Design bicubic, start of the top module:
module bicubic(clk, rst, act, in, out_0, out_1, out_2, out_3);
Size: roughly 5300 cells after synthesis, about 43 I/O pins, ~0.052 mm^2 of cells after synthesis.
export LEC_CHECK = 0
export ABC_AREA = 1
export CAP_MARGIN = 20
export CORE_MARGIN = 2
export CORE_UTILIZATION = 72
export CTS_CLUSTER_DIAMETER = 395
export CTS_CLUSTER_SIZE = 94
export SETUP_SLACK_MARGIN = 0.75
export SLEW_MARGIN = 20
export TNS_END_PERCENT = 5
create_clock -name core_clock -period 2.58 [get_ports {clk}]
run.sh (not shown) runs the stock make flow with config.mk's settings and CLKGATE_MAP_FILE=.
The baseline died in 5_1_grt with GRT-0116.
Then changed:
ABC_AREA = default   (was 1)
CAP_MARGIN = 10   (was 20)
CTS_CLUSTER_DIAMETER = default   (was 395)
CTS_CLUSTER_SIZE = default   (was 94)
SETUP_SLACK_MARGIN = default   (was 0.75)
TNS_END_PERCENT = default   (was 5)
clock period = 5.24 ns   (was 2.58 ns; I/O delays follow)
Result:
- The changed run completed and failed the layout checks on setup timing
- die size fell by 4.0%
- area after synthesis fell by 4.1%
- synthesized cell count fell by 17%
Then changed:
CAP_MARGIN = 20   (was 10)
CORE_UTILIZATION = 40   (was 72)
clock period = 7.29 ns   (was 5.24 ns; I/O delays follow)
- With this change the flow ran to the end with no violations
- count of clock-buffer cells in the layout went up by 5
- design area decreases by roughly a tenth
- global-route usage goes down by 22 points
- die size grows by well over a third
- via count is lower by about a fifth
- setup slack gains 1.1 ns
- area after synthesis stays the same
- sequential share of layout area came out higher by 3.7 points
- utilization falls by 45 points
Then changed:
CAP_MARGIN = 10   (was 20)
CORE_UTILIZATION = 72   (was 40)
clock period = 5.31 ns   (was 7.29 ns; I/O delays follow)
Now the flow finished but failed the layout checks on setup timing.
Die size fell by 44%.
Area after synthesis stays the same.
Worst setup slack degrades by 0.93 ns.
Routed wire length rises by 12%.
Maximum frequency went up by 19%.
Global-route usage is higher by 20 points.
Then changed:
CAP_MARGIN = 5   (was 10)
CTS_CLUSTER_SIZE = 14   (was default)
clock period = 5.01 ns   (was 5.31 ns; I/O delays follow)
What happened: The new run finished but failed the layout checks on setup timing. Setup slack is worse by 0.34 ns. Design area grows by 4.0%. Hold slack is better by 0.0061 ns. Clock skew grows by 0.026 ns. Core utilization grows by 3.5 points. Wire length grows by 23%. Via count grows by 11%. Critical path depth grows by 1. Die size stays the same.

* * *

bicubic again, from the RTL that the note above started with.
Settings: LEC_CHECK=0, CAP_MARGIN=20, CELL_PAD_IN_SITES_DETAIL_PLACEMENT=2, CELL_PAD_IN_SITES_GLOBAL_PLACEMENT=1, CORE_MARGIN=2, CORE_UTILIZATION=43, CTS_CLUSTER_DIAMETER=175, CTS_CLUSTER_SIZE=19, GPL_ROUTABILITY_DRIVEN=0, GPL_TIMING_DRIVEN=0, HOLD_SLACK_MARGIN=0.07, SLEW_MARGIN=20; clock period 8.31 ns.
Change:
CELL_PAD_IN_SITES_DETAIL_PLACEMENT = unset   (was 2)
CORE_UTILIZATION = 40   (was 43)
CTS_CLUSTER_DIAMETER = unset   (was 175)
CTS_CLUSTER_SIZE = 28   (was 19)
GPL_ROUTABILITY_DRIVEN = unset   (was 0)
GPL_TIMING_DRIVEN = unset   (was 0)
HOLD_SLACK_MARGIN = unset   (was 0.07)
clock period = 10.0 ns   (was 8.31 ns; I/O delays follow)
Result: The changed run produced a clean layout. Global-route usage came out lower by 7.0 points. Fmax increases by 7.4%. Wire length falls by 20%. Non-clock buffer count falls by 89. Synthesized area does not change.
Change:
CAP_MARGIN = 10   (was 20)
CELL_PAD_IN_SITES_DETAIL_PLACEMENT = 1   (was unset)
CELL_PAD_IN_SITES_GLOBAL_PLACEMENT = 2   (was 1)
CORE_ASPECT_RATIO = 1.27   (was unset)
CORE_UTILIZATION = 59   (was 40)
CTS_CLUSTER_SIZE = 21   (was 28)
GPL_ROUTABILITY_DRIVEN = 0   (was unset)
GPL_TIMING_DRIVEN = 0   (was unset)
MAX_ROUTING_LAYER = met5   (was unset)
SETUP_SLACK_MARGIN = 0.5   (was unset)
Outcome:
- synthesized cell count does not change
- area after synthesis stays the same
- clock skew went down by 0.035 ns
- sequential cell count stays the same
- worst setup slack gets worse by 1.8 ns
- design area fell by 0.99%
- final cell count is lower by 7.8%
- wire length came out higher by 29%
- clock-buffer cell count fell by 22
